File: design.v
/*verilator lint_off UNUSEDSIGNAL*/
/*verilator lint_off MULTITOP*/
/*verilator lint_off WIDTH*//*verilator lint_off LATCH*/
module fadd_sub(
  input logic        clk_i,
  input logic [31:0] operand_a,
  input logic [31:0] operand_b,
  output logic[31:0] result_o
);
  logic [7:0]  a_exponent, b_exponent;             
  logic [7:0]  result_exponent;
  logic [23:0] a_mantissa, b_mantissa;             
  logic [24:0] result_mantissa;
  logic        a_sign, b_sign, result_sign;        
  logic [23:0] tmp_mantissa;
  logic [7:0]  in_e, out_e;
  logic [24:0] in_m, out_m;
  logic [7:0]  diff;
always_ff@(posedge(clk_i))
begin
  a_sign <= operand_a[31];
  b_sign <= operand_b[31];
  if(operand_a[30:23]==0)
    begin
      a_exponent <= (operand_a[22:0] != 0)? 8'b00000001 : 8'b00000000;
      a_mantissa <= {1'b0,operand_a[22:0]};
    end
  else
    begin
      a_exponent <= operand_a[30:23];
      a_mantissa <= {1'b1,operand_a[22:0]};
    end
  if(operand_b[30:23]==0)
    begin
      b_exponent <= (operand_b[22:0] != 0)? 8'b00000001 : 8'b00000000;
      b_mantissa <= {1'b0,operand_b[22:0]};
    end
  else
    begin
      b_exponent <= operand_b[30:23];
      b_mantissa <= {1'b1,operand_b[22:0]};
    end
end
always_comb
begin
  diff         = 8'd0;
  tmp_mantissa = 24'd0;
  if(a_exponent == b_exponent)
    begin
      result_exponent = a_exponent;
      if(a_sign == b_sign)                                                     
        begin
          result_sign           = a_sign;
          result_mantissa       = a_mantissa + b_mantissa;
        end
      else                                                                    
        begin
          if(a_mantissa > b_mantissa)
            begin
              result_sign     = a_sign;
              result_mantissa = a_mantissa - b_mantissa;
            end
          else
            begin
              result_sign     = b_sign;
              result_mantissa = b_mantissa - a_mantissa;
            end
        end
    end
  else                                                                               
    begin
      if(a_exponent > b_exponent)
        begin
          result_sign     = a_sign;
          result_exponent = a_exponent;
          diff            = a_exponent - b_exponent;
          tmp_mantissa    = b_mantissa >> diff;
          if(a_sign == b_sign)
            result_mantissa = a_mantissa + tmp_mantissa;
          else
            result_mantissa = a_mantissa - tmp_mantissa;
        end
      else
        begin
          result_sign      = b_sign;
          result_exponent  = b_exponent;
          diff             = b_exponent - a_exponent;
          tmp_mantissa     = a_mantissa >> diff;
          if(a_sign == b_sign)
            result_mantissa  = b_mantissa + tmp_mantissa;
          else
            result_mantissa  = b_mantissa - tmp_mantissa;
        end
    end
  if(result_mantissa[24]==1)
    begin
      result_exponent = result_exponent + 8'd1;
      result_mantissa = result_mantissa >> 1;
    end
  result_o = {result_sign, result_exponent, result_mantissa[22:0]};
end
endmodule
File: run.sh
#!/bin/bash
# the make line also repeats each setting of config.mk as NAME=value (left out here)
make -C /OpenROAD-flow-scripts/flow DESIGN_CONFIG=/design/flow/config.mk WORK_HOME=/design/flow/orfs CLKGATE_MAP_FILE= finish
File: config.mk
export PLATFORM = sky130hd
export DESIGN_NAME = fadd_sub
export DESIGN_NICKNAME = fadd_sub
export VERILOG_FILES = /design/flow/design.v
export SDC_FILE = /design/flow/constraint.sdc
export NUM_CORES = 4
export LEC_CHECK = 0
export ABC_AREA = 1
export CAP_MARGIN = 20
export CORE_MARGIN = 2
export CORE_UTILIZATION = 51
export CTS_CLUSTER_DIAMETER = 173
export CTS_CLUSTER_SIZE = 99
export SLEW_MARGIN = 20
File: constraint.sdc
create_clock -name core_clock -period 7.02 [get_ports {clk_i}]
set_input_delay 1.4040 -clock core_clock [delete_from_list [all_inputs] [get_ports {clk_i}]]
set_output_delay 1.4040 -clock core_clock [all_outputs]
set_load 0.01 [all_outputs]
==> metrics.cfg, run 1 <==
[outcome]
status=complete, but fails checks
check.faults=setup timing

[yosys]
ys_area_mm2=0.0112
common_cells=nand2_1, nand3_1, inv_1
ys_sh_adder_pct=13.7
synthesis.nets=2122
synth_area_leader_cell=nand2_1
ys_seq_share_pct=11.8
post-synth-top-count-cell=nand2_1
synth_area_per_cell_um2=5.78
ys_sh_mux_pct=0.0894
syn-cell-area_mm2=0.0112
synthTopLogicFamily=simple AND/OR/NAND/NOR gates
ys_top_cells_by_area=nand2_1, ha_1, dfxtp_1, nand3_1, inv_1
ys_types=51
synthXorXnorAreaFrac_pct=8.54
ys_sh_simple_pct=37.5
yosys.area_share.aoi_pct=16.8
yosys_cells=1938
async_reset_ff_share_pct=0
ys.flops=66
synth_warnings=1
synth_top_area_share_pct=19.8
edf_count=0
ff_type=dfxtp_1
synthCells=1938

[floorplan]
fp_util_pct=51.6
die_w_um=152
die_h_um=152
core-area_mm2=0.0217
rows=54
top_level_ports=97
chipArea_mm2=0.0232

[final_timing]
fin_crit_sh_pct=118
tightest_slew_ns=0.977
finalHoldViolations=0
max_slew_margin_pct=34.3
max_freq_mhz=121
report.final.slew_viol_count=0
fin_ws_ns=-1.27
rsz0062_at_grt=yes
setup_viol=31
period_needed_ns=8.29

[cells_and_area]
nets=2509
fillCellCount=1544
stdcell_count=2610
fin_util_pct=79.4
area_growth_syn_to_layout_pct=53.8
finalInstanceArea_mm2=0.0172

[global_route]
grt_util_all_layers_pct=40.6
grt_pass1_vias=14386
grt-ovfl-total=0
antenna_found_initial=0
grt_pass1_wl_mm=75.4
grt_start_max_net_pins=37

[routing]
dr_total_vias=16022
drt_pass1_iterations=7
drt_iter0_markers=2096
wirelength_mm=54.8
ant_nets=0
vias_per_cell=6.14
diodes=0
drc=0
wire_per_inst_um=21.0

[worst_setup_path]
path_depth=45
worstSetupPathType=flop to output port
crit_end=result_o[22]
critPathArrivalTime_ns=6.88
crit_start=a_exponent[0]
crit_path_top_delay_cell=fa_2
critical_path.startpoint_type=flop
slowest_delay_ns=0.40
path_delay_family=simple AND/OR/NAND/NOR gates
cp_num_buf_inv=13
worstPathMaxFanout=6
path_common_cell=nand2_2
end_kind=output port
worstPathRequired_ns=5.62

[clock_network]
cts_hold_buf=0
clock_path_buffers=2
cts.root.buffer_cell=clkbuf_16
cts_tree=yes
cts_sinks=66
numCtsBuffers=9
path_clk_slew_ns=0.06
cts-htree-levels=3

[job]
warnings=85
drv_cap=0

[placed_design]
pre_cts_slack_ns=-1.30
hpwlAfterDp_mm=35.7
placed_area_mm2=0.0143
placedCellCount=2498
place_congestion=1.06
io_buffers=96

[pwr]
comb_power_share_pct=86.0
pg_seq_mw=0.416
internal_power_mw=3.40
switching_share_pct=50.5
power.density_mw_per_mm2=399
power_leader=combinational cells
powerComb_mw=5.90
seq_power_share_pct=6.1
p_clk_mw=0.544
p_sw_mw=3.46
ir_drop_v=0.000654
p_leak_nw=8.88
power.share.clock_pct=7.9

[min_path]
hold_class=primary input to flop
holdPathEnd=a_sign
min_from=operand_a[31]
min_path_cells=1

[per-stage QoR]
stage	total power [mW]	hold WS, ns	setup TNS [ns]
floorplan	2.60	1.43	0
global placement	4.42	1.86	-34.96
detailed placement	4.44	1.86	-38.88
CTS	5.65	1.50	-15.67
global route	7.12	1.50	-41.99
finish	6.86	1.50	-35.64
[cell type report]
class / instances / area [µm²] / share of cell area, %
timing repair buffer: 476 / 4270 / 24.8
inverter: 218 / 826 / 4.80
clock inverter: 6 / 115 / 0.669
sequential: 66 / 1330 / 7.70
multi-input combinational: 1554 / 10100 / 58.7
clock buffer: 10 / 229 / 1.33
tap: 280 / 350 / 2.03
[layer usage]
layer | share of wire [%] | global-route usage [%]
met1 | 36 | 51.3
met2 | 43 | 64.7
met3 | 12 | 7.82
met4 | 9.0 | 23.4
met5 | 0 | 0
[repair_timing]
action,in CTS,in global routing
gates resized,363,186
endpoints found under the setup margin,31,31
cloned,9,3
pin swaps,81,123
buffers inserted,58,29
==> run 2: changes to the inputs <==
Settings changed: ABC_AREA 1 to not set, CORE_UTILIZATION 51 to 63, CTS_CLUSTER_DIAMETER 173 to not set, CTS_CLUSTER_SIZE 99 to 95.
Clock period 7.02 ns to 6.29 ns, I/O delays scaled along.
==> metrics.cfg, run 2 <==
[outcome]
error=[ERROR GRT-0116] Global routing finished with congestion. Check the congestion regions in the DRC Viewer.
stop_stage=global routing
status=stopped before the end  ; was complete, but fails checks

[yosys]
ys_sh_simple_pct=20.1  ; was 37.5%
ys_sh_mux_pct=12.1  ; was 0.0894%
ys_top_cells_by_area=ha_1, dfxtp_1, a21oi_1, mux2i_1, o21ai_0  ; was nand2_1, ha_1, dfxtp_1, nand3_1, inv_1
yosys_cells=1402  ; was 1938
async_reset_ff_share_pct=0  ; unchanged
yosys.area_share.aoi_pct=25.7  ; was 16.8%
ys_seq_share_pct=12.7  ; was 11.8%
synth_area_per_cell_um2=7.43  ; was 5.78 µm²
ys_area_mm2=0.0104  ; was 0.0112 mm²
synthCells=1402  ; was 1938
synthXorXnorAreaFrac_pct=6.49  ; was 8.54%
synth_warnings=1  ; unchanged
synthesis.nets=1586  ; was 2122
syn-cell-area_mm2=0.0104  ; was 0.0112 mm²
synthTopLogicFamily=AND-OR/OR-AND gates  ; was simple AND/OR/NAND/NOR gates
ys_sh_adder_pct=14.7  ; was 13.7%
ys.flops=66  ; unchanged
ff_type=dfxtp_1  ; unchanged
ys_types=85  ; was 51
edf_count=0  ; unchanged
synth_area_leader_cell=ha_1  ; was nand2_1
common_cells=nand2_1, a21oi_1, inv_1  ; was nand2_1, nand3_1, inv_1
synth_top_area_share_pct=13.6  ; was 19.8%
post-synth-top-count-cell=nand2_1  ; unchanged

[clock_network]
cts_hold_buf=0  ; unchanged
cts-htree-levels=3  ; unchanged
clock_path_buffers=2  ; unchanged
numCtsBuffers=9  ; unchanged
cts_sinks=66  ; unchanged
cts.root.buffer_cell=clkbuf_16  ; unchanged

[placed_design]
io_buffers=96  ; unchanged
placedCellCount=1970  ; was 2498
place_congestion=1.28  ; was 1.06
hpwlAfterDp_mm=34.7  ; was 35.7 mm

[floorplan]
fp_util_pct=63.7  ; was 51.6%
die_h_um=133  ; was 152 µm
rows=47  ; was 54
chipArea_mm2=0.0176  ; was 0.0232 mm²
core-area_mm2=0.0163  ; was 0.0217 mm²
top_level_ports=97  ; unchanged
die_w_um=133  ; was 152 µm

[global_route]
grt_util_all_layers_pct=67.0
grt-ovfl-total=6

[run 2: metrics by stage]
| step | setup TNS [ns] | setup WS, ns | hold slack (ns) | cell area [µm²] |
|---|---|---|---|---|
| 4_1_cts | -78.23 | -2.61 | 1.35 | 14900 |
| 3_5_place_dp | -82.11 | -2.71 | 1.72 | 14100 |
| 3_3_place_gp | -72.00 | -2.38 | 1.71 | 14100 |
| 2_1_floorplan | -55.42 | -1.87 | 1.29 | 10700 |
[run 2: timing repair]
action                                  4_1_cts
pin swaps                                    24
cloned                                        3
endpoints found under the setup margin       31
resized                                     181
buffers inserted                             33
[run 2: per-layer routing]
metal | GRT overflow | global-route usage (%)
met3 | 0 | 42.3
met5 | 0 | 18.3
met1 | 0 | 68.6
met2 | 5 | 91.0
met4 | 1 | 62.4
==> run 3: changes to the inputs <==
Settings changed: CAP_MARGIN 20 to 15, CORE_UTILIZATION 63 to 58, CTS_CLUSTER_SIZE 95 to 62, MAX_ROUTING_LAYER set to met5, SETUP_SLACK_MARGIN set to -0.12, SLEW_MARGIN 20 to 35, TNS_END_PERCENT set to 95.
Clock period 6.29 ns to 8.98 ns, I/O delays scaled along.
==> metrics.cfg, run 3 <==
[global_route]
grt_util_all_layers_pct=49.9
antenna_found_initial=3
grt_pass1_wl_mm=71.4
grt_pass1_vias=12717
grt-ovfl-total=0
grt_start_max_net_pins=47

[floorplan]
die_w_um=138  ; was 133 µm
fp_util_pct=59.8  ; was 63.7%
chipArea_mm2=0.0190  ; was 0.0176 mm²
top_level_ports=97  ; unchanged
core-area_mm2=0.0174  ; was 0.0163 mm²
die_h_um=138  ; was 133 µm
rows=48  ; was 47

[clock_network]
cts_hold_buf=0  ; unchanged
path_clk_slew_ns=0.07
cts_sinks=66  ; unchanged
numCtsBuffers=9  ; unchanged
clock_path_buffers=2  ; unchanged
cts-htree-levels=3  ; unchanged
cts.root.buffer_cell=clkbuf_16  ; unchanged
cts_tree=yes

[yosys]
synthCells=1402  ; unchanged
ys.flops=66  ; unchanged
common_cells=nand2_1, a21oi_1, inv_1  ; unchanged
async_reset_ff_share_pct=0  ; unchanged
synth_area_per_cell_um2=7.43  ; unchanged
edf_count=0  ; unchanged
synth_area_leader_cell=ha_1  ; unchanged
ys_types=85  ; unchanged
ys_sh_mux_pct=12.1  ; unchanged
synth_warnings=1  ; unchanged
ys_seq_share_pct=12.7  ; unchanged
yosys.area_share.aoi_pct=25.7  ; unchanged
yosys_cells=1402  ; unchanged
synth_top_area_share_pct=13.6  ; unchanged
synthTopLogicFamily=AND-OR/OR-AND gates  ; unchanged
ys_sh_adder_pct=14.7  ; unchanged
synthXorXnorAreaFrac_pct=6.49  ; unchanged
ys_sh_simple_pct=20.1  ; unchanged
post-synth-top-count-cell=nand2_1  ; unchanged
ys_top_cells_by_area=ha_1, dfxtp_1, a21oi_1, mux2i_1, o21ai_0  ; unchanged
ff_type=dfxtp_1  ; unchanged
ys_area_mm2=0.0104  ; unchanged
synthesis.nets=1586  ; unchanged
syn-cell-area_mm2=0.0104  ; unchanged

[cells_and_area]
area_growth_syn_to_layout_pct=35.6
nets=1898
stdcell_count=1945

[pwr]
ir_drop_v=0.000473
p_sw_mw=2.00
internal_power_mw=2.15
p_clk_mw=0.440
p_leak_nw=6.62
pg_seq_mw=0.337
comb_power_share_pct=81.3
power.density_mw_per_mm2=294
powerComb_mw=3.37
switching_share_pct=48.3
power_leader=combinational cells
seq_power_share_pct=8.1
power.share.clock_pct=10.6

[outcome]
status=complete, but fails checks  ; was stopped before the end
check.faults=setup timing

[routing]
drc=0
vias_per_cell=6.99
wirelength_mm=49.9
wire_per_inst_um=25.7
dr_total_vias=13587
ant_nets=0
drt_pass1_iterations=9
drt_iter0_markers=2088

[final_timing]
holdWs_ns=1.88
tightest_slew_ns=0.843
max_freq_mhz=98.4
fin_ws_ns=-1.18
report.final.slew_viol_count=0
setup_viol=31
period_needed_ns=10.16
max_slew_margin_pct=43.2
finalHoldViolations=0
rsz0062_at_grt=yes
fin_crit_sh_pct=113

[worst_setup_path]
worstPathMaxFanout=13
slowest_delay_ns=0.56
crit_end=result_o[21]
end_kind=output port
crit_path_top_delay_cell=mux4_2
critPathArrivalTime_ns=8.36
cp_num_buf_inv=10
worstPathRequired_ns=7.18
path_depth=38
crit_start=a_exponent[1]
critical_path.startpoint_type=flop
worstSetupPathType=flop to output port
path_delay_family=simple AND/OR/NAND/NOR gates

[placed_design]
place_congestion=1.08  ; was 1.28
hpwlAfterDp_mm=34.0  ; was 34.7 mm
placedCellCount=1889  ; was 1970
io_buffers=96  ; unchanged
pre_cts_slack_ns=-1.20  ; was -2.71 ns

[min_path]
holdPathEnd=b_sign
hold_class=primary input to flop
min_path_cells=1
min_from=operand_b[31]

[job]
drv_cap=0
warnings=87

-- run 3: area by class of cell --
class / count / area, µm²
Multi-Input combinational cell: 1138 / 8620
Sequential cell: 66 / 1320
Inverter: 115 / 432
Clock buffer: 10 / 239
Clock inverter: 6 / 113
Fill cell: 1105 / 3300
Tap cell: 225 / 282
Timing Repair Buffer: 384 / 3110
Antenna cell: 1 / 2.50
-- run 3: what timing repair did --
item                                    in CTS  in global routing
cloned                                       2                  0
buffers inserted                            26                 16
endpoints found under the setup margin      31                 31
resized                                    188                 47
pin swaps                                   29                 32
-- run 3: through the flow --
step	util [%]	setup TNS (ns)	area [µm²]	power, mW
after floorplan	-	-0.0963	10400	1.88
after CTS	80.1	-11.22	13900	3.79
after global placement	75.6	-23.23	13200	3.12
final	81.0	-32.58	14100	4.15
after detailed placement	75.6	-31.13	13200	3.21
after global routing	81.0	-37.95	14100	4.28
-- run 3: metal layers --
metal,wire length (µm),vias up,track usage (%)
met2,20900,1292,76.5
met4,4880,4,35.4
li1,-,5668,-
met5,29,-,0.556
met1,17200,6164,57.8
met3,6880,459,17.7
==> run 4: changes to the inputs <==
Settings changed: CAP_MARGIN 15 to 20, CORE_UTILIZATION 58 to 65, CTS_CLUSTER_DIAMETER set to 50, CTS_CLUSTER_SIZE 62 to not set, MAX_ROUTING_LAYER met5 to not set, SETUP_SLACK_MARGIN -0.12 to -0.13, SLEW_MARGIN 35 to 20, TNS_END_PERCENT 95 to 5.
Clock period 8.98 ns to 8.54 ns, I/O delays scaled along.
==> metrics.cfg, run 4 <==
[clock_network]
numCtsBuffers=9  ; unchanged
cts_sinks=66  ; unchanged
cts_hold_buf=0  ; unchanged
clock_path_buffers=2  ; unchanged
cts.root.buffer_cell=clkbuf_16  ; unchanged
cts-htree-levels=3  ; unchanged

[yosys]
synthXorXnorAreaFrac_pct=6.49  ; unchanged
synth_area_per_cell_um2=7.43  ; unchanged
async_reset_ff_share_pct=0  ; unchanged
synth_top_area_share_pct=13.6  ; unchanged
ys_sh_simple_pct=20.1  ; unchanged
synthCells=1402  ; unchanged
syn-cell-area_mm2=0.0104  ; unchanged
ys_types=85  ; unchanged
ys_sh_adder_pct=14.7  ; unchanged
yosys_cells=1402  ; unchanged
synthesis.nets=1586  ; unchanged
ys_seq_share_pct=12.7  ; unchanged
yosys.area_share.aoi_pct=25.7  ; unchanged
synthTopLogicFamily=AND-OR/OR-AND gates  ; unchanged
common_cells=nand2_1, a21oi_1, inv_1  ; unchanged
ys_area_mm2=0.0104  ; unchanged
ys.flops=66  ; unchanged
ys_sh_mux_pct=12.1  ; unchanged
ys_top_cells_by_area=ha_1, dfxtp_1, a21oi_1, mux2i_1, o21ai_0  ; unchanged
synth_warnings=1  ; unchanged
post-synth-top-count-cell=nand2_1  ; unchanged
edf_count=0  ; unchanged
ff_type=dfxtp_1  ; unchanged
synth_area_leader_cell=ha_1  ; unchanged

[outcome]
status=stopped before the end  ; was complete, but fails checks
error=[ERROR GRT-0116] Global routing finished with congestion. Check the congestion regions in the DRC Viewer.
stop_stage=global routing

[floorplan]
fp_util_pct=66.0  ; was 59.8%
rows=46  ; was 48
top_level_ports=97  ; unchanged
die_w_um=131  ; was 138 µm
core-area_mm2=0.0158  ; was 0.0174 mm²
chipArea_mm2=0.0170  ; was 0.0190 mm²
die_h_um=131  ; was 138 µm

[global_route]
grt_util_all_layers_pct=69.0
grt-ovfl-total=32

[placed_design]
hpwlAfterDp_mm=34.0  ; about the same
io_buffers=96  ; unchanged
placed_area_mm2=0.0133  ; was 0.0132 mm²
place_congestion=1.21  ; was 1.08
pre_cts_slack_ns=-1.10  ; was -1.20 ns
placedCellCount=1875  ; was 1889

==> run 4: repair_timing <==
action	CTS
gates cloned	3
buffers inserted	49
resized	183
setup endpoints to repair	31
pin swaps	29
==> run 4: metal layers <==
| layer | GRT usage, % | GRT overflow |
|---|---|---|
| met3 | 47.8 | 0 |
| met5 | 8.24 | 0 |
| met2 | 90.3 | 18 |
| met4 | 68.1 | 13 |
| met1 | 70.1 | 1 |
==> run 5: changes to the inputs <==
Settings changed: ABC_AREA set to 1, CAP_MARGIN 20 to 0, CORE_ASPECT_RATIO set to 0.9, CORE_UTILIZATION 65 to 72, CTS_CLUSTER_DIAMETER 50 to 41, CTS_CLUSTER_SIZE set to 82, PLACE_DENSITY set to 0.35, SETUP_SLACK_MARGIN -0.13 to 2.24.
Clock period 8.54 ns to 7.84 ns, I/O delays scaled along.
==> metrics.cfg, run 5 <==
[yosys]
synthXorXnorAreaFrac_pct=8.54  ; was 6.49%
yosys.area_share.aoi_pct=16.8  ; was 25.7%
ys_area_mm2=0.0112  ; was 0.0104 mm²
synth_area_leader_cell=nand2_1  ; was ha_1
synthCells=1938  ; was 1402
synthTopLogicFamily=simple AND/OR/NAND/NOR gates  ; was AND-OR/OR-AND gates
synth_area_per_cell_um2=5.78  ; was 7.43 µm²
syn-cell-area_mm2=0.0112  ; was 0.0104 mm²
edf_count=0  ; unchanged
common_cells=nand2_1, nand3_1, inv_1  ; was nand2_1, a21oi_1, inv_1
synth_top_area_share_pct=19.8  ; was 13.6%
ff_type=dfxtp_1  ; unchanged
yosys_cells=1938  ; was 1402
synth_warnings=1  ; unchanged
ys_sh_simple_pct=37.5  ; was 20.1%
post-synth-top-count-cell=nand2_1  ; unchanged
ys_types=51  ; was 85
ys_sh_adder_pct=13.7  ; was 14.7%
ys.flops=66  ; unchanged
async_reset_ff_share_pct=0  ; unchanged
ys_top_cells_by_area=nand2_1, ha_1, dfxtp_1, nand3_1, inv_1  ; was ha_1, dfxtp_1, a21oi_1, mux2i_1, o21ai_0
synthesis.nets=2122  ; was 1586
ys_sh_mux_pct=0.0894  ; was 12.1%
ys_seq_share_pct=11.8  ; was 12.7%

[floorplan]
fp_util_pct=73.0  ; was 66.0%
top_level_ports=97  ; unchanged
die_h_um=122  ; was 131 µm
die_w_um=135  ; was 131 µm
chipArea_mm2=0.0166  ; was 0.0170 mm²
rows=43  ; was 46
core-area_mm2=0.0153  ; was 0.0158 mm²

[placed_design]
place_congestion=1.15  ; was 1.21
pre_cts_slack_ns=-0.307  ; was -1.10 ns
io_buffers=96  ; unchanged
placedCellCount=2229  ; was 1875
placed_area_mm2=0.0128  ; was 0.0133 mm²
hpwlAfterDp_mm=33.0  ; was 34.0 mm

[outcome]
status=stopped before the end  ; unchanged
stop_stage=global routing  ; unchanged
error=[ERROR GRT-0232] Routing congestion too high. Check the congestion heatmap in the GUI.  ; was [ERROR GRT-0116] Global routing finished with congestion. Check the congestion regions in the DRC Viewer.

[clock_network]
cts_sinks=66  ; unchanged
numCtsBuffers=9  ; unchanged
cts_hold_buf=0  ; unchanged
cts-htree-levels=3  ; unchanged
clock_path_buffers=2  ; unchanged
cts.root.buffer_cell=clkbuf_16  ; unchanged

[global_route]
grt-ovfl-total=460
grt_util_all_layers_pct=92.5

-- run 5: timing repair --
| action | in CTS |
|---|---|
| gates cloned | 2 |
| resized | 122 |
| buffers inserted | 15 |
| pin swaps | 40 |
| setup endpoints to repair | 32 |
-- run 5: layer usage --
metal / track usage [%] / overflow
met2: 106 / 254
met1: 87.6 / 9
met4: 103 / 177
met3: 80.5 / 16
met5: 54.6 / 4
==> run 6: changes to the inputs <==
Settings changed: ABC_AREA 1 to not set, CAP_MARGIN 0 to 20, CORE_ASPECT_RATIO 0.9 to not set, CORE_UTILIZATION 72 to 68, CTS_CLUSTER_DIAMETER 41 to 225, CTS_CLUSTER_SIZE 82 to 36, PLACE_DENSITY 0.35 to not set, SETUP_SLACK_MARGIN 2.24 to not set, TNS_END_PERCENT 5 to not set.
Clock period 7.84 ns to 9.44 ns, I/O delays scaled along.
==> metrics.cfg, run 6 <==
[yosys]
ys.flops=66  ; unchanged
async_reset_ff_share_pct=0  ; unchanged
syn-cell-area_mm2=0.0104  ; was 0.0112 mm²
ys_types=85  ; was 51
ys_sh_adder_pct=14.7  ; was 13.7%
yosys_cells=1402  ; was 1938
post-synth-top-count-cell=nand2_1  ; unchanged
ff_type=dfxtp_1  ; unchanged
ys_top_cells_by_area=ha_1, dfxtp_1, a21oi_1, mux2i_1, o21ai_0  ; was nand2_1, ha_1, dfxtp_1, nand3_1, inv_1
ys_area_mm2=0.0104  ; was 0.0112 mm²
ys_seq_share_pct=12.7  ; was 11.8%
synthXorXnorAreaFrac_pct=6.49  ; was 8.54%
synth_top_area_share_pct=13.6  ; was 19.8%
synthesis.nets=1586  ; was 2122
common_cells=nand2_1, a21oi_1, inv_1  ; was nand2_1, nand3_1, inv_1
yosys.area_share.aoi_pct=25.7  ; was 16.8%
synthTopLogicFamily=AND-OR/OR-AND gates  ; was simple AND/OR/NAND/NOR gates
synth_area_leader_cell=ha_1  ; was nand2_1
ys_sh_mux_pct=12.1  ; was 0.0894%
edf_count=0  ; unchanged
synth_warnings=1  ; unchanged
synth_area_per_cell_um2=7.43  ; was 5.78 µm²
ys_sh_simple_pct=20.1  ; was 37.5%
synthCells=1402  ; was 1938

[global_route]
grt-ovfl-total=3
grt_util_all_layers_pct=67.4

[floorplan]
fp_util_pct=69.0  ; was 73.0%
top_level_ports=97  ; unchanged
core-area_mm2=0.0151  ; was 0.0153 mm²
die_w_um=128  ; was 135 µm
rows=45  ; was 43
chipArea_mm2=0.0163  ; was 0.0166 mm²
die_h_um=128  ; was 122 µm

[clock_network]
clock_path_buffers=2  ; unchanged
numCtsBuffers=9  ; unchanged
cts.root.buffer_cell=clkbuf_16  ; unchanged
cts_hold_buf=0  ; unchanged
cts_sinks=66  ; unchanged
cts-htree-levels=3  ; unchanged

[placed_design]
hpwlAfterDp_mm=32.4  ; was 33.0 mm
placedCellCount=1797  ; was 2229
io_buffers=96  ; unchanged
place_congestion=1.23  ; was 1.15

[outcome]
error=[ERROR GRT-0116] Global routing finished with congestion. Check the congestion regions in the DRC Viewer.  ; was [ERROR GRT-0232] Routing congestion too high. Check the congestion heatmap in the GUI.
stop_stage=global routing  ; unchanged
status=stopped before the end  ; unchanged

==> run 6: repair_timing <==
item / in CTS
resized: 201
pin swaps: 34
setup buffers: 37
setup endpoints to repair: 31
cloned: 2
==> run 6: stage by stage <==
stage	power [mW]	util (%)	cell area (µm²)	hold slack [ns]	setup WS (ns)
floorplan	1.79	-	10400	1.92	0.196
CTS	3.62	89.9	13600	1.96	-0.107
detailed placement	2.96	84.3	12700	2.34	-0.724
global placement	2.89	84.3	12700	2.34	-0.233
==> run 6: metal layers <==
layer	overflow	global-route usage (%)
met1	0	68.5
met5	0	8.67
met3	0	43.9
met4	2	65.8
met2	1	90.5
==> run 7: changes to the inputs <==
Settings changed: CORE_UTILIZATION 68 to 61, CTS_CLUSTER_DIAMETER 225 to not set, CTS_CLUSTER_SIZE 36 to not set, TNS_END_PERCENT set to 5.
Clock period 9.44 ns to 9.41 ns, I/O delays scaled along.
==> metrics.cfg, run 7 <==
[cells_and_area]
area_growth_syn_to_layout_pct=32.8
nets=1859
stdcell_count=1900
finalInstanceArea_mm2=0.0138

[worst_setup_path]
path_common_cell=buf_4
crit_path_top_delay_cell=nor2_1
path_delay_family=simple AND/OR/NAND/NOR gates
worstSetupPathType=flop to output port
path_depth=39
crit_end=result_o[22]
critical_path.startpoint_type=flop
end_kind=output port
crit_start=b_exponent[0]
worstPathRequired_ns=7.53
critPathArrivalTime_ns=8.50
cp_num_buf_inv=11
worstPathMaxFanout=3
slowest_delay_ns=0.77

[global_route]
grt_start_max_net_pins=47
grt_pass1_vias=12867
grt_util_all_layers_pct=51.0
antenna_found_initial=1
grt-ovfl-total=0
grt_pass1_wl_mm=71.0

[job]
warnings=85
drv_cap=0

[routing]
diodes=0
drt_pass1_iterations=12
drt_iter0_markers=2156
ant_nets=0
dr_total_vias=13590
drc=0
wirelength_mm=50.2
wire_per_inst_um=26.4
vias_per_cell=7.15

[yosys]
async_reset_ff_share_pct=0  ; unchanged
synth_area_leader_cell=ha_1  ; unchanged
synthCells=1402  ; unchanged
synthesis.nets=1586  ; unchanged
ys_seq_share_pct=12.7  ; unchanged
ys_types=85  ; unchanged
ys_sh_mux_pct=12.1  ; unchanged
edf_count=0  ; unchanged
synth_area_per_cell_um2=7.43  ; unchanged
ys_sh_adder_pct=14.7  ; unchanged
ys_top_cells_by_area=ha_1, dfxtp_1, a21oi_1, mux2i_1, o21ai_0  ; unchanged
ys_sh_simple_pct=20.1  ; unchanged
yosys_cells=1402  ; unchanged
synth_top_area_share_pct=13.6  ; unchanged
common_cells=nand2_1, a21oi_1, inv_1  ; unchanged
syn-cell-area_mm2=0.0104  ; unchanged
synthXorXnorAreaFrac_pct=6.49  ; unchanged
yosys.area_share.aoi_pct=25.7  ; unchanged
synthTopLogicFamily=AND-OR/OR-AND gates  ; unchanged
synth_warnings=1  ; unchanged
post-synth-top-count-cell=nand2_1  ; unchanged
ys.flops=66  ; unchanged
ff_type=dfxtp_1  ; unchanged
ys_area_mm2=0.0104  ; unchanged

[min_path]
hold_class=primary input to flop
holdPathEnd=a_sign
min_path_cells=1
min_from=operand_a[31]

[final_timing]
fin_ws_ns=-0.968
tightest_slew_ns=1.23
finalHoldViolations=0
max_slew_margin_pct=17.2
finalSetupTns_ns=-15.82
rsz0062_at_grt=yes
period_needed_ns=10.38
report.final.slew_viol_count=0
max_freq_mhz=96.4
fin_crit_sh_pct=110
setup_viol=31

[floorplan]
top_level_ports=97  ; unchanged
die_h_um=135  ; was 128 µm
core-area_mm2=0.0166  ; was 0.0151 mm²
fp_util_pct=62.6  ; was 69.0%
chipArea_mm2=0.0181  ; was 0.0163 mm²
die_w_um=135  ; was 128 µm
rows=47  ; was 45

[pwr]
comb_power_share_pct=81.5
internal_power_mw=1.99
p_clk_mw=0.407
power.share.clock_pct=10.3
seq_power_share_pct=8.2
ir_drop_v=0.000461
power.density_mw_per_mm2=285
switching_share_pct=49.6
p_leak_nw=6.43
pg_seq_mw=0.322
power.total_mw=3.94
powerComb_mw=3.21
p_sw_mw=1.95
power_leader=combinational cells

[clock_network]
cts_sinks=66  ; unchanged
cts-htree-levels=3  ; unchanged
cts_tree=yes
clock_path_buffers=2  ; unchanged
cts.root.buffer_cell=clkbuf_16  ; unchanged
path_clk_slew_ns=0.07
cts_hold_buf=0  ; unchanged
numCtsBuffers=9  ; unchanged

[placed_design]
hpwlAfterDp_mm=33.4  ; was 32.4 mm
io_buffers=96  ; unchanged
placed_area_mm2=0.0129  ; was 0.0127 mm²
placedCellCount=1847  ; was 1797
place_congestion=1.06  ; was 1.23

[outcome]
status=complete, but fails checks  ; was stopped before the end
check.faults=setup timing

==> run 7: routing by layer <==
metal	track usage [%]	routed length, µm	up-vias
met1	57.7	16100	5986
met3	17.0	7720	561
met4	40.4	5660	6
met5	0	157	-
li1	-	-	5585
met2	78.8	20500	1452
==> run 7: area by class of cell <==
type / instances / area (µm²)
Clock buffer: 12 / 256
Inverter: 115 / 432
Multi-Input combinational cell: 1140 / 8660
Sequential cell: 66 / 1320
Tap cell: 220 / 275
Timing Repair Buffer: 343 / 2800
Clock inverter: 4 / 73.8
Fill cell: 998 / 2820
==> run 7: timing repair <==
item,4_1_cts,5_1_grt
buffers inserted,25,10
pin swaps,28,20
resized,181,38
setup endpoints to repair,31,31
gates cloned,3,0
==> run 7: per-stage QoR <==
step           util (%)  setup slack [ns]  hold slack, ns
2_1_floorplan         -             0.172            1.91
3_3_place_gp       77.4            -0.324            2.33
3_5_place_dp       77.4            -0.658            2.34
4_1_cts            81.9           -0.0913            1.98
5_1_grt            83.1             -1.03            1.96
6_report           83.1            -0.968            1.95
==> run 8: changes to the inputs <==
Settings changed: ABC_AREA set to 1, CORE_UTILIZATION 61 to 66, CTS_CLUSTER_DIAMETER set to 341, CTS_CLUSTER_SIZE set to 99, PLACE_DENSITY set to 0.36, SETUP_SLACK_MARGIN set to 2.58.
Clock period 9.41 ns to 8.75 ns, I/O delays scaled along.
==> metrics.cfg, run 8 <==
[yosys]
yosys.area_share.aoi_pct=16.8  ; was 25.7%
post-synth-top-count-cell=nand2_1  ; unchanged
ys_types=51  ; was 85
async_reset_ff_share_pct=0  ; unchanged
synth_warnings=1  ; unchanged
synthesis.nets=2122  ; was 1586
ys_sh_adder_pct=13.7  ; was 14.7%
synth_area_leader_cell=nand2_1  ; was ha_1
synth_top_area_share_pct=19.8  ; was 13.6%
ys.flops=66  ; unchanged
synthTopLogicFamily=simple AND/OR/NAND/NOR gates  ; was AND-OR/OR-AND gates
edf_count=0  ; unchanged
common_cells=nand2_1, nand3_1, inv_1  ; was nand2_1, a21oi_1, inv_1
ff_type=dfxtp_1  ; unchanged
ys_area_mm2=0.0112  ; was 0.0104 mm²
synthXorXnorAreaFrac_pct=8.54  ; was 6.49%
syn-cell-area_mm2=0.0112  ; was 0.0104 mm²
synthCells=1938  ; was 1402
synth_area_per_cell_um2=5.78  ; was 7.43 µm²
ys_seq_share_pct=11.8  ; was 12.7%
ys_sh_mux_pct=0.0894  ; was 12.1%
yosys_cells=1938  ; was 1402
ys_sh_simple_pct=37.5  ; was 20.1%
ys_top_cells_by_area=nand2_1, ha_1, dfxtp_1, nand3_1, inv_1  ; was ha_1, dfxtp_1, a21oi_1, mux2i_1, o21ai_0

[routing]
drc=0  ; unchanged
dr_total_vias=14720  ; was 13590
drt_iter0_markers=2755  ; was 2156
vias_per_cell=6.51  ; was 7.15
ant_nets=0  ; unchanged
wirelength_mm=44.9  ; was 50.2 mm
wire_per_inst_um=19.8  ; was 26.4 µm
diodes=0  ; unchanged
drt_pass1_iterations=11  ; was 12

[worst_setup_path]
worstPathMaxFanout=7  ; was 3
crit_end=result_o[22]  ; unchanged
path_delay_family=AND-OR/OR-AND gates  ; was simple AND/OR/NAND/NOR gates
critical_path.startpoint_type=flop  ; unchanged
worstSetupPathType=flop to output port  ; unchanged
crit_start=a_exponent[0]  ; was b_exponent[0]
worstPathRequired_ns=7.00  ; was 7.53 ns
end_kind=output port  ; unchanged
critPathArrivalTime_ns=6.78  ; was 8.50 ns
path_depth=43  ; was 39
cp_num_buf_inv=8  ; was 11
crit_path_top_delay_cell=fa_2  ; was nor2_1
slowest_delay_ns=0.36  ; was 0.77 ns
path_common_cell=nand2_1  ; was buf_4

[clock_network]
clock_path_buffers=2  ; unchanged
numCtsBuffers=9  ; unchanged
cts_tree=yes  ; unchanged
cts_hold_buf=0  ; unchanged
cts_sinks=66  ; unchanged
cts.root.buffer_cell=clkbuf_16  ; unchanged
path_clk_slew_ns=0.06  ; was 0.07 ns
cts-htree-levels=3  ; unchanged

[global_route]
grt_pass1_vias=13386  ; was 12867
grt_start_max_net_pins=43  ; was 47
antenna_found_initial=0  ; was 1
grt_pass1_wl_mm=68.0  ; was 71.0 mm
grt_util_all_layers_pct=47.4  ; was 51.0%
grt-ovfl-total=0  ; unchanged

[outcome]
status=timing/DRC/antenna clean  ; was complete, but fails checks

[floorplan]
rows=47  ; unchanged
top_level_ports=97  ; unchanged
die_w_um=134  ; was 135 µm
chipArea_mm2=0.0180  ; was 0.0181 mm²
die_h_um=134  ; was 135 µm
fp_util_pct=67.5  ; was 62.6%
core-area_mm2=0.0166  ; about the same

[final_timing]
holdWs_ns=1.84  ; was 1.95 ns
setup_viol=0  ; was 31
finalHoldViolations=0  ; unchanged
report.final.slew_viol_count=0  ; unchanged
max_freq_mhz=117
fin_crit_sh_pct=97.5  ; was 110%
tightest_slew_ns=0.975  ; was 1.23 ns
rsz0062_at_grt=yes  ; unchanged
max_slew_margin_pct=34.5  ; was 17.2%
period_needed_ns=8.53

[placed_design]
place_congestion=1.09  ; was 1.06
hpwlAfterDp_mm=31.3  ; was 33.4 mm
io_buffers=96  ; unchanged

[cells_and_area]
nets=2221  ; was 1859
area_growth_syn_to_layout_pct=22.1  ; was 32.8%
fillCellCount=1160  ; was 998

[pwr]
seq_power_share_pct=8.4  ; was 8.2%
power.share.clock_pct=9.4  ; was 10.3%
pg_seq_mw=0.340  ; was 0.322 mW
switching_share_pct=54.5  ; was 49.6%
comb_power_share_pct=82.1  ; was 81.5%
ir_drop_v=0.000423  ; was 0.000461 V
p_leak_nw=7.15  ; was 6.43 nW
power.density_mw_per_mm2=295  ; was 285 mW/mm²
power_leader=combinational cells  ; unchanged
power.total_mw=4.03  ; was 3.94 mW
internal_power_mw=1.84  ; was 1.99 mW
p_sw_mw=2.20  ; was 1.95 mW
powerComb_mw=3.31  ; was 3.21 mW
p_clk_mw=0.380  ; was 0.407 mW

[min_path]
holdPathEnd=a_sign  ; unchanged
min_path_cells=1  ; unchanged
hold_class=primary input to flop  ; unchanged
min_from=operand_a[31]  ; unchanged

[job]
warnings=86  ; was 85
drv_cap=0  ; unchanged

==> run 8: per-layer routing <==
| metal | wire (µm) | up-vias | track usage (%) |
|---|---|---|---|
| met1 | 16000 | 6465 | 58.2 |
| li1 | - | 6499 | - |
| met5 | 0 | - | 0 |
| met4 | 4000 | 0 | 31.1 |
| met2 | 18500 | 1359 | 72.9 |
| met3 | 6350 | 397 | 12.5 |
==> run 8: timing repair <==
action	4_1_cts	5_1_grt
buffers inserted	41	9
endpoints found under the setup margin	31	32
cloned	8	0
pin swaps	62	25
resized	229	30
==> run 8: layout make-up <==
class                           count  area [µm²]  area share (%)
Multi-Input combinational cell   1556        9200            67.3
Timing Repair Buffer              186        1740            12.7
Sequential cell                    66        1330            9.71
Inverter                          218         825            6.03
Tap cell                          220         275            2.01
Clock buffer                       10         239            1.75
Clock inverter                      6        66.3           0.485
==> run 8: metrics by stage <==
step,TNS (ns),utilization (%),instances,area [µm²],setup WS [ns]
2_1_floorplan,0,-,1938,11300,1.71
3_3_place_gp,0,74.2,2188,12300,0.0677
3_5_place_dp,-2.31,74.2,2188,12300,-0.141
4_1_cts,0,81.2,2253,13500,0.875
5_1_grt,-7.34,82.5,2262,13700,-0.281
6_report,0,82.5,2262,13700,0.220
==> run 9: changes to the inputs <==
Settings changed: CORE_UTILIZATION 66 to 63, CTS_CLUSTER_DIAMETER 341 to 358, CTS_CLUSTER_SIZE 99 to 95, PLACE_DENSITY 0.36 to not set, SETUP_SLACK_MARGIN 2.58 to not set, TNS_END_PERCENT 5 to not set.
Clock period 8.75 ns to 3.69 ns, I/O delays scaled along.
==> metrics.cfg, run 9 <==
[yosys]
async_reset_ff_share_pct=0  ; unchanged
syn-cell-area_mm2=0.0112  ; unchanged
common_cells=nand2_1, nand3_1, inv_1  ; unchanged
ys_sh_adder_pct=13.7  ; unchanged
post-synth-top-count-cell=nand2_1  ; unchanged
synthesis.nets=2122  ; unchanged
ys.flops=66  ; unchanged
synth_area_per_cell_um2=5.78  ; unchanged
yosys.area_share.aoi_pct=16.8  ; unchanged
yosys_cells=1938  ; unchanged
synthTopLogicFamily=simple AND/OR/NAND/NOR gates  ; unchanged
ff_type=dfxtp_1  ; unchanged
ys_seq_share_pct=11.8  ; unchanged
ys_area_mm2=0.0112  ; unchanged
synthXorXnorAreaFrac_pct=8.54  ; unchanged
synth_warnings=1  ; unchanged
ys_sh_simple_pct=37.5  ; unchanged
synthCells=1938  ; unchanged
synth_top_area_share_pct=19.8  ; unchanged
edf_count=0  ; unchanged
ys_types=51  ; unchanged
ys_sh_mux_pct=0.0894  ; unchanged
ys_top_cells_by_area=nand2_1, ha_1, dfxtp_1, nand3_1, inv_1  ; unchanged
synth_area_leader_cell=nand2_1  ; unchanged

[outcome]
error=[ERROR DPL-0038] Utilization greater than 100%, impossible to legalize
status=stopped before the end  ; was timing/DRC/antenna clean
stop_stage=clock tree synthesis

[floorplan]
die_h_um=137  ; was 134 µm
rows=48  ; was 47
core-area_mm2=0.0174  ; was 0.0166 mm²
chipArea_mm2=0.0189  ; was 0.0180 mm²
die_w_um=137  ; was 134 µm
fp_util_pct=64.5  ; was 67.5%
top_level_ports=97  ; unchanged

[placed_design]
hpwlAfterDp_mm=45.2  ; was 31.3 mm
place_congestion=1.17  ; was 1.09
placed_area_mm2=0.0164  ; was 0.0123 mm²
io_buffers=96  ; unchanged

==> run 9: per-stage QoR <==
stage          instances  TNS, ns  worst slack (ns)
2_1_floorplan       1938   -70.25             -2.34
3_3_place_gp        2719   -97.94             -3.18
3_5_place_dp        2719  -119.26             -3.87
==> run 10: changes to the inputs <==
Settings changed: ABC_AREA 1 to not set, CAP_MARGIN 20 to 30, CELL_PAD_IN_SITES_DETAIL_PLACEMENT set to 1, CELL_PAD_IN_SITES_GLOBAL_PLACEMENT set to 3, CORE_ASPECT_RATIO set to 0.54, CORE_MARGIN 2 to 6, CORE_UTILIZATION 63 to 50, CTS_CLUSTER_DIAMETER 358 to not set, CTS_CLUSTER_SIZE 95 to 93, HOLD_SLACK_MARGIN set to -0.09, MAX_ROUTING_LAYER set to met4, MIN_ROUTING_LAYER set to met2, SLEW_MARGIN 20 to 15.
Clock period 3.69 ns to 15.7 ns, I/O delays scaled along.
==> metrics.cfg, run 10 <==
[yosys]
post-synth-top-count-cell=nand2_1  ; unchanged
ys.flops=66  ; unchanged
ff_type=dfxtp_1  ; unchanged
async_reset_ff_share_pct=0  ; unchanged
ys_seq_share_pct=12.7  ; was 11.8%
ys_sh_mux_pct=12.1  ; was 0.0894%
synthXorXnorAreaFrac_pct=6.49  ; was 8.54%
synth_area_leader_cell=ha_1  ; was nand2_1
synth_area_per_cell_um2=7.43  ; was 5.78 µm²
ys_types=85  ; was 51
ys_sh_adder_pct=14.7  ; was 13.7%
synthCells=1402  ; was 1938
ys_area_mm2=0.0104  ; was 0.0112 mm²
syn-cell-area_mm2=0.0104  ; was 0.0112 mm²
ys_top_cells_by_area=ha_1, dfxtp_1, a21oi_1, mux2i_1, o21ai_0  ; was nand2_1, ha_1, dfxtp_1, nand3_1, inv_1
yosys_cells=1402  ; was 1938
ys_sh_simple_pct=20.1  ; was 37.5%
synthesis.nets=1586  ; was 2122
common_cells=nand2_1, a21oi_1, inv_1  ; was nand2_1, nand3_1, inv_1
edf_count=0  ; unchanged
synth_top_area_share_pct=13.6  ; was 19.8%
yosys.area_share.aoi_pct=25.7  ; was 16.8%
synth_warnings=1  ; unchanged
synthTopLogicFamily=AND-OR/OR-AND gates  ; was simple AND/OR/NAND/NOR gates

[floorplan]
core-area_mm2=0.0202  ; was 0.0174 mm²
rows=38  ; was 48
chipArea_mm2=0.0246  ; was 0.0189 mm²
fp_util_pct=51.5  ; was 64.5%
die_w_um=208  ; was 137 µm
die_h_um=118  ; was 137 µm

[outcome]
status=stopped before the end  ; unchanged
error=[ERROR GPL-0301] Utilization 114.822 % exceeds 100%.  ; was [ERROR DPL-0038] Utilization greater than 100%, impossible to legalize
stop_stage=global placement without I/O  ; was clock tree synthesis

==> run 11: changes to the inputs <==
Settings changed: ABC_AREA set to 1, CAP_MARGIN 30 to 20, CELL_PAD_IN_SITES_DETAIL_PLACEMENT 1 to not set, CELL_PAD_IN_SITES_GLOBAL_PLACEMENT 3 to not set, CORE_ASPECT_RATIO 0.54 to not set, CORE_MARGIN 6 to 3, CORE_UTILIZATION 50 to 40, MAX_ROUTING_LAYER met4 to not set, PLACE_DENSITY set to 0.59, SLEW_MARGIN 15 to 20.
Clock period 15.7 ns to 12.0 ns, I/O delays scaled along.
==> metrics.cfg, run 11 <==
[outcome]
status=timing/DRC/antenna clean  ; was stopped before the end

[min_path]
hold_class=primary input to flop
min_path_cells=1
min_from=operand_a[31]
holdPathEnd=a_sign

[global_route]
grt_pass1_vias=19310
use_met3_pct=65.1
grt_util_all_layers_pct=46.0
use_met2_pct=52.1
grt_start_max_net_pins=61
antenna_found_initial=0
grt_pass1_wl_mm=71.5
busiest_layer=met3
grtUsageMet1_pct=0
grt-ovfl-total=0

[cells_and_area]
nets=2141
area_growth_syn_to_layout_pct=12.4
fillCellCount=3019

[pwr]
switching_share_pct=55.8
p_leak_nw=6.54
pg_seq_mw=0.247
comb_power_share_pct=79.9
seq_power_share_pct=9.3
internal_power_mw=1.18
power.total_mw=2.66
power.density_mw_per_mm2=211
power.share.clock_pct=10.8
p_sw_mw=1.48
power_leader=combinational cells
p_clk_mw=0.287
powerComb_mw=2.13
ir_drop_v=0.000280

[clock_network]
numCtsBuffers=9
clock_path_buffers=2
cts.root.buffer_cell=clkbuf_16
cts_sinks=66
cts-htree-levels=3
cts_tree=yes
path_clk_slew_ns=0.07
cts_setup_buffers=0

[yosys]
ys_top_cells_by_area=nand2_1, ha_1, dfxtp_1, nand3_1, inv_1  ; was ha_1, dfxtp_1, a21oi_1, mux2i_1, o21ai_0
async_reset_ff_share_pct=0  ; unchanged
edf_count=0  ; unchanged
ys_sh_adder_pct=13.7  ; was 14.7%
ys_area_mm2=0.0112  ; was 0.0104 mm²
synthTopLogicFamily=simple AND/OR/NAND/NOR gates  ; was AND-OR/OR-AND gates
ys_sh_simple_pct=37.5  ; was 20.1%
ys_sh_mux_pct=0.0894  ; was 12.1%
synthesis.nets=2122  ; was 1586
synthXorXnorAreaFrac_pct=8.54  ; was 6.49%
yosys.area_share.aoi_pct=16.8  ; was 25.7%
syn-cell-area_mm2=0.0112  ; was 0.0104 mm²
ys_types=51  ; was 85
ys_seq_share_pct=11.8  ; was 12.7%
post-synth-top-count-cell=nand2_1  ; unchanged
yosys_cells=1938  ; was 1402
common_cells=nand2_1, nand3_1, inv_1  ; was nand2_1, a21oi_1, inv_1
synth_area_per_cell_um2=5.78  ; was 7.43 µm²
synthCells=1938  ; was 1402
synth_top_area_share_pct=19.8  ; was 13.6%
ys.flops=66  ; unchanged
ff_type=dfxtp_1  ; unchanged
synth_area_leader_cell=nand2_1  ; was ha_1
synth_warnings=1  ; unchanged

[floorplan]
chipArea_mm2=0.0300  ; was 0.0246 mm²
rows=60  ; was 38
top_level_ports=97
fp_util_pct=41.1  ; was 51.5%
die_h_um=173  ; was 118 µm
core-area_mm2=0.0273  ; was 0.0202 mm²
die_w_um=173  ; was 208 µm

[routing]
drt_pass1_iterations=20
dr_total_vias=18263
drt_iter0_markers=4248
vias_per_cell=7.82
wire_per_inst_um=20.4
ant_nets=0
wirelength_mm=47.6
drc=0

[placed_design]
pre_cts_slack_ns=1.06
hpwlAfterDp_mm=36.7
place_congestion=1.04
io_buffers=96

[worst_setup_path]
path_common_cell=nand2_1
cp_num_buf_inv=5
crit_start=a_exponent[5]
end_kind=output port
worstSetupPathType=flop to output port
worstPathRequired_ns=9.60
path_depth=42
path_delay_family=simple AND/OR/NAND/NOR gates
crit_end=result_o[21]
critPathArrivalTime_ns=8.79
crit_path_top_delay_cell=clkdlybuf4s50_1
worstPathMaxFanout=39
slowest_delay_ns=0.52
critical_path.startpoint_type=flop

[final_timing]
finalHoldViolations=0
fin_crit_sh_pct=93.2
max_freq_mhz=89.4
report.final.slew_viol_count=0
setup_viol=0
finalSetupTns_ns=0
max_slew_margin_pct=18.5
tightest_slew_ns=1.21
rsz0062_at_grt=no
period_needed_ns=11.19
fin_ws_ns=0.811

[job]
warnings=81
drv_cap=0

==> run 11: cell type report <==
type	instances	area [µm²]	area share (%)
repair buffers	108	1050	8.35
clock buffers	9	225	1.79
diodes	2	5.00	0.0398
inverters	218	821	6.52
clock inverters	7	83.8	0.666
well taps	372	465	3.70
flip-flops and latches	66	1320	10.5
multi-input cells	1554	8610	68.4
==> run 11: routing by layer <==
metal	vias up	part of all wire (%)
met1	6316	0
met2	4955	45
met4	35	11
li1	6300	-
met3	657	42
met5	-	1.8
==> run 11: through the flow <==
| stage | hold slack, ns | cells | cell area, µm² | utilization [%] |
|---|---|---|---|---|
| global placement | 2.86 | 2318 | 12200 | 44.9 |
| detailed placement | 2.86 | 2318 | 12200 | 44.9 |
| floorplan | 2.43 | 1938 | 11200 | - |
| finish | 2.48 | 2336 | 12600 | 46.2 |
| CTS | 2.47 | 2334 | 12500 | 46.0 |
| global route | 2.49 | 2334 | 12600 | 46.2 |
==> run 11: repair_timing <==
item,in CTS,in global routing
hold buffers,0,0
resized,0,4
setup endpoints to repair,0,31
hold endpoints to repair,0,0
==> run 12: changes to the inputs <==
Settings changed: CAP_MARGIN 20 to 35, CELL_PAD_IN_SITES_DETAIL_PLACEMENT set to 0, CORE_MARGIN 3 to 2, CORE_UTILIZATION 40 to 43, CTS_CLUSTER_SIZE 93 to not set, GPL_ROUTABILITY_DRIVEN set to 1, HOLD_SLACK_MARGIN -0.09 to not set, MIN_ROUTING_LAYER met2 to not set, PLACE_DENSITY 0.59 to 0.69, SETUP_SLACK_MARGIN set to -0.31.
Clock period 12.0 ns to 7.18 ns, I/O delays scaled along.
==> metrics.cfg, run 12 <==
[final_timing]
fin_crit_sh_pct=108  ; was 93.2%
max_freq_mhz=128
setup_viol=31  ; was 0
tightest_slew_ns=1.00  ; was 1.21 ns
rsz0062_at_grt=yes  ; was no
max_slew_margin_pct=32.6  ; was 18.5%
period_needed_ns=7.79
report.final.slew_viol_count=0  ; unchanged
fin_ws_ns=-0.606  ; was 0.811 ns
finalHoldViolations=0  ; unchanged

[yosys]
synthTopLogicFamily=simple AND/OR/NAND/NOR gates  ; unchanged
synth_top_area_share_pct=19.8  ; unchanged
ys_types=51  ; unchanged
post-synth-top-count-cell=nand2_1  ; unchanged
synthXorXnorAreaFrac_pct=8.54  ; unchanged
yosys_cells=1938  ; unchanged
ys_sh_mux_pct=0.0894  ; unchanged
ys.flops=66  ; unchanged
synth_warnings=1  ; unchanged
ys_sh_adder_pct=13.7  ; unchanged
ys_top_cells_by_area=nand2_1, ha_1, dfxtp_1, nand3_1, inv_1  ; unchanged
synthCells=1938  ; unchanged
ff_type=dfxtp_1  ; unchanged
ys_area_mm2=0.0112  ; unchanged
edf_count=0  ; unchanged
syn-cell-area_mm2=0.0112  ; unchanged
synth_area_leader_cell=nand2_1  ; unchanged
ys_seq_share_pct=11.8  ; unchanged
yosys.area_share.aoi_pct=16.8  ; unchanged
synthesis.nets=2122  ; unchanged
common_cells=nand2_1, nand3_1, inv_1  ; unchanged
async_reset_ff_share_pct=0  ; unchanged
ys_sh_simple_pct=37.5  ; unchanged
synth_area_per_cell_um2=5.78  ; unchanged

[job]
warnings=83  ; was 81
drv_cap=0  ; unchanged

[worst_setup_path]
path_depth=47  ; was 42
worstPathRequired_ns=5.74  ; was 9.60 ns
critPathArrivalTime_ns=6.35  ; was 8.79 ns
crit_path_top_delay_cell=fa_2  ; was clkdlybuf4s50_1
critical_path.startpoint_type=flop  ; unchanged
worstPathMaxFanout=7  ; was 39
worstSetupPathType=flop to output port  ; unchanged
cp_num_buf_inv=11  ; was 5
crit_end=result_o[29]  ; was result_o[21]
slowest_delay_ns=0.35  ; was 0.52 ns
path_delay_family=simple AND/OR/NAND/NOR gates  ; unchanged
path_common_cell=nand2_2  ; was nand2_1
end_kind=output port  ; unchanged
crit_start=a_exponent[0]  ; was a_exponent[5]

[cells_and_area]
fin_util_pct=67.0  ; was 46.2%
nets=2519  ; was 2141
area_growth_syn_to_layout_pct=54.6  ; was 12.4%
stdcell_count=2675  ; was 2336

[global_route]
grt-ovfl-total=0  ; unchanged
antenna_found_initial=0  ; unchanged
grt_util_all_layers_pct=34.3  ; was 46.0%
grt_pass1_wl_mm=72.5  ; was 71.5 mm
grt_start_max_net_pins=37  ; was 61
grt_pass1_vias=13742  ; was 19310

[clock_network]
cts_tree=yes  ; unchanged
cts-htree-levels=3  ; unchanged
path_clk_slew_ns=0.07  ; about the same
cts.root.buffer_cell=clkbuf_16  ; unchanged
cts_hold_buf=0  ; unchanged
cts_sinks=66  ; unchanged
clock_path_buffers=2  ; unchanged
numCtsBuffers=9  ; unchanged

[pwr]
ir_drop_v=0.000465  ; was 0.000280 V
seq_power_share_pct=6.8  ; was 9.3%
p_leak_nw=8.87  ; was 6.54 nW
comb_power_share_pct=85.0  ; was 79.9%
power_leader=combinational cells  ; unchanged
internal_power_mw=3.00  ; was 1.18 mW
p_clk_mw=0.496  ; was 0.287 mW
power.density_mw_per_mm2=346  ; was 211 mW/mm²
powerComb_mw=5.09  ; was 2.13 mW
p_sw_mw=2.99  ; was 1.48 mW
power.share.clock_pct=8.3  ; was 10.8%
switching_share_pct=49.9  ; was 55.8%
pg_seq_mw=0.407  ; was 0.247 mW

[min_path]
hold_class=primary input to flop  ; unchanged
holdPathEnd=b_sign  ; was a_sign
min_path_cells=1  ; unchanged
min_from=operand_b[31]  ; was operand_a[31]

[placed_design]
io_buffers=96  ; unchanged
hpwlAfterDp_mm=36.8  ; was 36.7 mm
placedCellCount=2573  ; was 2318
place_congestion=1.01  ; was 1.04
pre_cts_slack_ns=-1.58  ; was 1.06 ns

[routing]
drt_pass1_iterations=5  ; was 20
drt_iter0_markers=1478  ; was 4248
drc=0  ; unchanged
dr_total_vias=15118  ; was 18263
ant_nets=0  ; unchanged
wirelength_mm=50.3  ; was 47.6 mm
wire_per_inst_um=18.8  ; was 20.4 µm
diodes=0  ; was 2
vias_per_cell=5.65  ; was 7.82

[floorplan]
top_level_ports=97  ; unchanged
fp_util_pct=43.3  ; was 41.1%
chipArea_mm2=0.0273  ; was 0.0300 mm²
die_h_um=165  ; was 173 µm
die_w_um=165  ; was 173 µm
rows=59  ; was 60
core-area_mm2=0.0258  ; was 0.0273 mm²

[outcome]
status=complete, but fails checks  ; was timing/DRC/antenna clean
check.faults=setup timing

[run 12: repair_timing]
| action | CTS | global route |
|---|---|---|
| endpoints found under the setup margin | 31 | 31 |
| setup buffers | 54 | 29 |
| cloned | 9 | 3 |
| resized | 329 | 231 |
| pin swaps | 100 | 146 |
[run 12: per-stage QoR]
step | instance area (µm²) | total power [mW] | hold WS [ns] | setup TNS (ns)
after floorplan | 11200 | 2.54 | 1.46 | 0
after global placement | 14500 | 4.36 | 1.90 | -44.11
after detailed placement | 14500 | 4.39 | 1.89 | -47.48
after CTS | 16100 | 5.25 | 1.53 | -14.93
after global routing | 17300 | 6.34 | 1.53 | -27.21
final | 17300 | 6.00 | 1.53 | -17.82
[run 12: layer usage]
layer	vias up	track usage [%]	part of all wire, %
li1	7116	-	-
met5	-	0	0
met3	210	4.82	8.8
met1	6956	43.6	39
met4	0	15.5	5.8
met2	836	57.6	46
[run 12: cell type report]
class | count | area, µm²
Inverter | 218 | 836
Tap cell | 335 | 419
Multi-Input combinational cell | 1555 | 10200
Clock inverter | 6 | 90.1
Sequential cell | 66 | 1340
Timing Repair Buffer | 485 | 4220
Fill cell | 2182 | 8530
Clock buffer | 10 | 229
==> run 13: changes to the inputs <==
Settings changed: ABC_AREA 1 to not set, CAP_MARGIN 35 to 20, CELL_PAD_IN_SITES_DETAIL_PLACEMENT 0 to 2, CELL_PAD_IN_SITES_GLOBAL_PLACEMENT set to 3, CTS_CLUSTER_SIZE set to 54, GPL_ROUTABILITY_DRIVEN 1 to not set, MAX_ROUTING_LAYER set to met4, PLACE_DENSITY 0.69 to not set, SETUP_SLACK_MARGIN -0.31 to not set.
Clock period 7.18 ns to 12.0 ns, I/O delays scaled along.
==> metrics.cfg, run 13 <==
[yosys]
common_cells=nand2_1, a21oi_1, inv_1  ; was nand2_1, nand3_1, inv_1
ff_type=dfxtp_1  ; unchanged
ys_types=85  ; was 51
synth_top_area_share_pct=13.6  ; was 19.8%
ys_sh_adder_pct=14.7  ; was 13.7%
edf_count=0  ; unchanged
ys_area_mm2=0.0104  ; was 0.0112 mm²
synth_area_leader_cell=ha_1  ; was nand2_1
synthXorXnorAreaFrac_pct=6.49  ; was 8.54%
ys_seq_share_pct=12.7  ; was 11.8%
synthCells=1402  ; was 1938
syn-cell-area_mm2=0.0104  ; was 0.0112 mm²
synth_warnings=1  ; unchanged
async_reset_ff_share_pct=0  ; unchanged
ys_sh_simple_pct=20.1  ; was 37.5%
yosys_cells=1402  ; was 1938
synthesis.nets=1586  ; was 2122
post-synth-top-count-cell=nand2_1  ; unchanged
synthTopLogicFamily=AND-OR/OR-AND gates  ; was simple AND/OR/NAND/NOR gates
ys_top_cells_by_area=ha_1, dfxtp_1, a21oi_1, mux2i_1, o21ai_0  ; was nand2_1, ha_1, dfxtp_1, nand3_1, inv_1
ys.flops=66  ; unchanged
ys_sh_mux_pct=12.1  ; was 0.0894%
yosys.area_share.aoi_pct=25.7  ; was 16.8%
synth_area_per_cell_um2=7.43  ; was 5.78 µm²

[floorplan]
core-area_mm2=0.0236  ; was 0.0258 mm²
rows=56  ; was 59
die_w_um=160  ; was 165 µm
chipArea_mm2=0.0255  ; was 0.0273 mm²
die_h_um=160  ; was 165 µm
top_level_ports=97  ; unchanged
fp_util_pct=44.1  ; was 43.3%

[outcome]
status=stopped before the end  ; was complete, but fails checks
error=[ERROR GPL-0301] Utilization 102.349 % exceeds 100%.
stop_stage=global placement

==> run 14: changes to the inputs <==
Settings changed: ABC_AREA set to 1, CELL_PAD_IN_SITES_DETAIL_PLACEMENT 2 to not set, CELL_PAD_IN_SITES_GLOBAL_PLACEMENT 3 to not set, CORE_UTILIZATION 43 to 65, CTS_CLUSTER_SIZE 54 to 99, MAX_ROUTING_LAYER met4 to not set.
Clock period 12.0 ns to 14.3 ns, I/O delays scaled along.
==> metrics.cfg, run 14 <==
[worst_setup_path]
worstPathMaxFanout=37
worstSetupPathType=flop to output port
path_delay_family=AND-OR/OR-AND gates
critical_path.startpoint_type=flop
critPathArrivalTime_ns=9.54
cp_num_buf_inv=6
crit_end=result_o[15]
crit_path_top_delay_cell=ha_1
worstPathRequired_ns=11.44
crit_start=a_exponent[0]
path_common_cell=nand2_1
path_depth=34
slowest_delay_ns=0.98
end_kind=output port

[floorplan]
die_w_um=135  ; was 160 µm
core-area_mm2=0.0167  ; was 0.0236 mm²
die_h_um=135  ; was 160 µm
chipArea_mm2=0.0183  ; was 0.0255 mm²
fp_util_pct=67.0  ; was 44.1%
top_level_ports=97  ; unchanged
rows=47  ; was 56

[yosys]
yosys_cells=1938  ; was 1402
yosys.area_share.aoi_pct=16.8  ; was 25.7%
ys_sh_simple_pct=37.5  ; was 20.1%
async_reset_ff_share_pct=0  ; unchanged
synthCells=1938  ; was 1402
synthTopLogicFamily=simple AND/OR/NAND/NOR gates  ; was AND-OR/OR-AND gates
common_cells=nand2_1, nand3_1, inv_1  ; was nand2_1, a21oi_1, inv_1
syn-cell-area_mm2=0.0112  ; was 0.0104 mm²
ys_types=51  ; was 85
edf_count=0  ; unchanged
synth_warnings=1  ; unchanged
synth_area_per_cell_um2=5.78  ; was 7.43 µm²
post-synth-top-count-cell=nand2_1  ; unchanged
synthesis.nets=2122  ; was 1586
synth_top_area_share_pct=19.8  ; was 13.6%
ys_top_cells_by_area=nand2_1, ha_1, dfxtp_1, nand3_1, inv_1  ; was ha_1, dfxtp_1, a21oi_1, mux2i_1, o21ai_0
ys_sh_adder_pct=13.7  ; was 14.7%
ys_sh_mux_pct=0.0894  ; was 12.1%
ff_type=dfxtp_1  ; unchanged
ys.flops=66  ; unchanged
synth_area_leader_cell=nand2_1  ; was ha_1
ys_seq_share_pct=11.8  ; was 12.7%
synthXorXnorAreaFrac_pct=8.54  ; was 6.49%
ys_area_mm2=0.0112  ; was 0.0104 mm²

[min_path]
holdPathEnd=b_sign
min_from=operand_b[31]
min_path_cells=1
hold_class=primary input to flop

[global_route]
grt_util_all_layers_pct=44.5
grt_start_max_net_pins=93
antenna_found_initial=0
grt-ovfl-total=0
grt_pass1_wl_mm=64.0
grt_pass1_vias=12384

[routing]
diodes=0
drc=0
ant_nets=0
vias_per_cell=6.30
drt_pass1_iterations=14
wirelength_mm=41.2
drt_iter0_markers=2032
dr_total_vias=13726
wire_per_inst_um=18.9

[pwr]
p_clk_mw=0.266
powerComb_mw=1.71
switching_share_pct=53.6
seq_power_share_pct=9.5
p_leak_nw=6.54
p_sw_mw=1.17
internal_power_mw=1.01
ir_drop_v=0.000365
pg_seq_mw=0.207
power_leader=combinational cells
comb_power_share_pct=78.4
power.share.clock_pct=12.2
power.density_mw_per_mm2=177

[clock_network]
cts_sinks=66
numCtsBuffers=9
cts_setup_buffers=0
cts.root.buffer_cell=clkbuf_16
cts_tree=yes
cts_hold_buf=0
post_cts_resized=0
path_clk_slew_ns=0.06
clock_path_buffers=2
cts-htree-levels=3

[cells_and_area]
area_growth_syn_to_layout_pct=10.4
fin_util_pct=74.0
nets=2138

[final_timing]
rsz0062_at_grt=no
holdWs_ns=2.96
finalHoldViolations=0
max_slew_margin_pct=24.4
setup_viol=0
fin_crit_sh_pct=86.7
finalSetupTns_ns=0
max_freq_mhz=80.6
tightest_slew_ns=1.13
period_needed_ns=12.40
report.final.slew_viol_count=0

[placed_design]
place_congestion=1.07
hpwlAfterDp_mm=32.0
io_buffers=96

[outcome]
status=timing/DRC/antenna clean  ; was stopped before the end

[job]
warnings=83
drv_cap=0

[run 14: cell type report]
type                       instances  area, µm²
inverter                         218        821
clock inverter                     6        115
clock buffer                      10        229
sequential                        66       1320
multi-input combinational       1554       8570
tap                              220        275
fill                            1513       4340
timing repair buffer             105       1030
[run 14: through the flow]
step,instances,total power [mW],setup slack [ns],area [µm²]
after floorplan,1938,1.28,5.70,11200
after global placement,2163,1.80,3.05,12000
after detailed placement,2163,1.83,2.80,12000
after CTS,2179,2.11,2.36,12400
after global routing,2179,2.32,1.32,12400
final,2179,2.19,1.90,12400
[run 14: routing by layer]
metal	track usage, %	vias to the layer above	routed length [µm]
li1	-	6351	-
met1	57.8	6068	16000
met2	67.4	1097	17100
met3	8.87	210	5210
met4	28.0	0	2900
met5	0	-	0
No activity file was given, so power comes from the tool's default toggle rates.
